## smul_q31
module smul_q31 (
    input  logic        clk,
    input  logic        reset,
    input  logic        go,
    input  logic [31:0] left,
    input  logic [31:0] right,
    output logic [31:0] out,
    output logic        done
);
  num_smul #(
      .LEFT_WIDTH (32),
      .RIGHT_WIDTH(32),
      .OUT_WIDTH  (32),
      .OUT_LSB    (31)
  ) mul (
      .left (left),
      .right(right),
      .go   (go),
      .reset(reset),
      .clk  (clk),
      .out  (out),
      .done (done)
  );
endmodule
Size: ~5300 cells after synthesis, about 98 flip-flops, about 41000 µm² of cells after synthesis.
Settings: LEC_CHECK=0, ABC_AREA=1, CAP_MARGIN=0, CORE_MARGIN=2, CORE_UTILIZATION=72, CTS_CLUSTER_DIAMETER=232, CTS_CLUSTER_SIZE=38, PLACE_DENSITY=0.36, SETUP_SLACK_MARGIN=0.27, SLEW_MARGIN=20; clock period 3.9 ns.
run.sh (not shown) runs the stock make flow with config.mk's settings and CLKGATE_MAP_FILE=.
The starting point stopped in global routing, error GRT-0232.
Rerun with:
- ABC_AREA: 1 -> default
- CAP_MARGIN: 0 -> 20
- CORE_UTILIZATION: 72 -> 45
- CTS_CLUSTER_DIAMETER: 232 -> default
- CTS_CLUSTER_SIZE: 38 -> default
- PLACE_DENSITY: 0.36 -> default
- SETUP_SLACK_MARGIN: 0.27 -> 2.5
- clock period: 3.9 -> 8.0 ns (I/O delays scaled with it)
What happened: Now the flow went through all stages and came out clean; die area rose by 49%; synthesized area fell by 6.2%; synthesized cell count fell by 24%.

* * *

smul_q31 again, from the RTL that the note above started with.
Design smul_q31, start of the top module:
module smul_q31 (
    input  logic        clk,
    input  logic        reset,
    input  logic        go,
    input  logic [31:0] left,
    input  logic [31:0] right,
    output logic [31:0] out,
    output logic        done
);
==> flow/config.mk <==
export PLATFORM = sky130hd
export DESIGN_NAME = smul_q31
export DESIGN_NICKNAME = smul_q31
export VERILOG_FILES = /design/flow/design.v
export SDC_FILE = /design/flow/constraint.sdc
export NUM_CORES = 4
export LEC_CHECK = 0
export CAP_MARGIN = 20
export CORE_MARGIN = 2
export CORE_UTILIZATION = 72
export CTS_CLUSTER_SIZE = 80
export HOLD_SLACK_MARGIN = -0.09
export MAX_ROUTING_LAYER = met4
export PLACE_DENSITY_LB_ADDON = 0.0
export SETUP_SLACK_MARGIN = 1.93
export SLEW_MARGIN = 20
==> flow/constraint.sdc <==
create_clock -name core_clock -period 6.5 [get_ports {clk}]
set_input_delay 1.3000 -clock core_clock [delete_from_list [all_inputs] [get_ports {clk}]]
set_output_delay 1.3000 -clock core_clock [all_outputs]
set_load 0.01 [all_outputs]
The starting point completed, yet does not pass: setup timing.
Next try:
--- a/flow/config.mk
+++ b/flow/config.mk
@@ -11,5 +11 @@
-export CTS_CLUSTER_SIZE = 80
-export HOLD_SLACK_MARGIN = -0.09
-export MAX_ROUTING_LAYER = met4
-export PLACE_DENSITY_LB_ADDON = 0.0
-export SETUP_SLACK_MARGIN = 1.93
+export CTS_CLUSTER_SIZE = 99
==> flow/constraint.sdc (replaced) <==
create_clock -name core_clock -period 12.4 [get_ports {clk}]
set_input_delay 2.4800 -clock core_clock [delete_from_list [all_inputs] [get_ports {clk}]]
set_output_delay 2.4800 -clock core_clock [all_outputs]
set_load 0.01 [all_outputs]
After rerunning: The changed run finished with timing, DRC and antenna clean; final cell count is lower by roughly a tenth; first-iteration DRC count fell by well over a third; register-to-register slack improves by 5.6 ns; maximum frequency shrinks by a few percent; total power went down by well over a third; via count goes down by about a fifth.
Next try:
--- a/flow/config.mk
+++ b/flow/config.mk
@@ -7,0 +8 @@
+export ABC_AREA = 1
@@ -8,0 +10 @@
+export CORE_ASPECT_RATIO = 0.7
@@ -10,2 +12 @@
-export CORE_UTILIZATION = 72
-export CTS_CLUSTER_SIZE = 99
+export CORE_UTILIZATION = 64
@@ -12,0 +14 @@
+export TNS_END_PERCENT = 10
After rerunning: The changed run ran to the end with no violations. Total power climbs by 3.5%. Global-route usage is higher by 2.4 points. Utilization falls by 8.4 points. Die area went up by 20%. Wire length came out higher by 26%. Via count increases by 19%. Clock-buffer cell count is unchanged. Non-clock buffer count rose by 3. Design area climbs by 6.9%. Worst setup slack improves by 0.68 ns.
Next try:
--- a/flow/config.mk
+++ b/flow/config.mk
@@ -8 +7,0 @@
-export ABC_AREA = 1
@@ -10 +8,0 @@
-export CORE_ASPECT_RATIO = 0.7
@@ -12 +10,2 @@
-export CORE_UTILIZATION = 64
+export CORE_UTILIZATION = 45
+export SETUP_SLACK_MARGIN = 2.5
@@ -14 +12,0 @@
-export TNS_END_PERCENT = 10
==> flow/constraint.sdc (replaced) <==
create_clock -name core_clock -period 7.68 [get_ports {clk}]
set_input_delay 1.5360 -clock core_clock [delete_from_list [all_inputs] [get_ports {clk}]]
set_output_delay 1.5360 -clock core_clock [all_outputs]
set_load 0.01 [all_outputs]
The new run went through all stages and came out clean.
Via count went down by 15%.
Synthesized area shrinks by 6.2%.
Wire length came out lower by 11%.

* * *

smul_q31 again, from the RTL that the note above started with.
export LEC_CHECK = 0
export ABC_AREA = 1
export CAP_MARGIN = 5
export CORE_MARGIN = 2
export CORE_UTILIZATION = 72
export CTS_CLUSTER_DIAMETER = 395
export CTS_CLUSTER_SIZE = 66
export HOLD_SLACK_MARGIN = 0.3
export MAX_ROUTING_LAYER = met4
export SLEW_MARGIN = 20
create_clock -name core_clock -period 6.01 [get_ports {clk}]
The first run died in 5_1_grt on GRT-0116.
Then changed:
Settings changed: ABC_AREA 1 to unset, CORE_ASPECT_RATIO set to 0.72, CTS_CLUSTER_DIAMETER 395 to unset, CTS_CLUSTER_SIZE 66 to 41, HOLD_SLACK_MARGIN 0.3 to -0.1, SETUP_SLACK_MARGIN set to 0.39.
Clock period 6.01 ns to 7.08 ns, I/O delays scaled along.
Now the flow ran to the end with violations: negative setup slack.
Die size came out lower by 6.1%.
Synthesized area came out lower by 6.2%.
Synthesized cell count came out lower by 24%.

* * *

## run A
Starting RTL as in the previous note.
Settings: LEC_CHECK=0, CAP_MARGIN=5, CORE_ASPECT_RATIO=0.5, CORE_MARGIN=2, CORE_UTILIZATION=72, CTS_CLUSTER_DIAMETER=372, CTS_CLUSTER_SIZE=99, SETUP_SLACK_MARGIN=0.69, SLEW_MARGIN=20, TNS_END_PERCENT=15; clock period 5.67 ns.
In run A the implementation completed, yet the final layout does not meet the checks, the culprit being negative setup slack.
Relative to run A, the following input files were edited for run B:
- SETUP_SLACK_MARGIN removed (was 0.69)
- TNS_END_PERCENT changed from 15 to 10
- CTS_CLUSTER_SIZE removed (was 99)
- PLACE_DENSITY newly set to 0.42
- CAP_MARGIN changed from 5 to 20
- CORE_ASPECT_RATIO removed (was 0.5)
- CTS_CLUSTER_DIAMETER removed (was 372)
- the clock period (ns, I/O delays scaled along) changed from 5.67 to 12.4
==> results <==
- Run B | stages: all done | timing, DRC, antenna: all pass
- NOTE area of the multi-input gates run A->run B decreased slightly
- Diff run B..run A | clock slew seen by the registers of the worst setup and hold paths | negligible
- Of the two values seen for top metal layer carrying routed signals, met4 was produced by run A and met5 by run B.
- Summary of run B over run A: sequential cell count of the final layout neither gained nor lost much; sequential power share rose by 2.7 points; met2 capacity usage during global routing increased 1.4 points; ratio of final minimum period to clock period went down by 63 points.
- The slowest cell on the critical path comes out fa_2 in one run and dfxtp_1 in the other, namely in run A and run B respectively.
- Power for run B: 60% down relative to run A
Power and IR drop assume default switching activity.
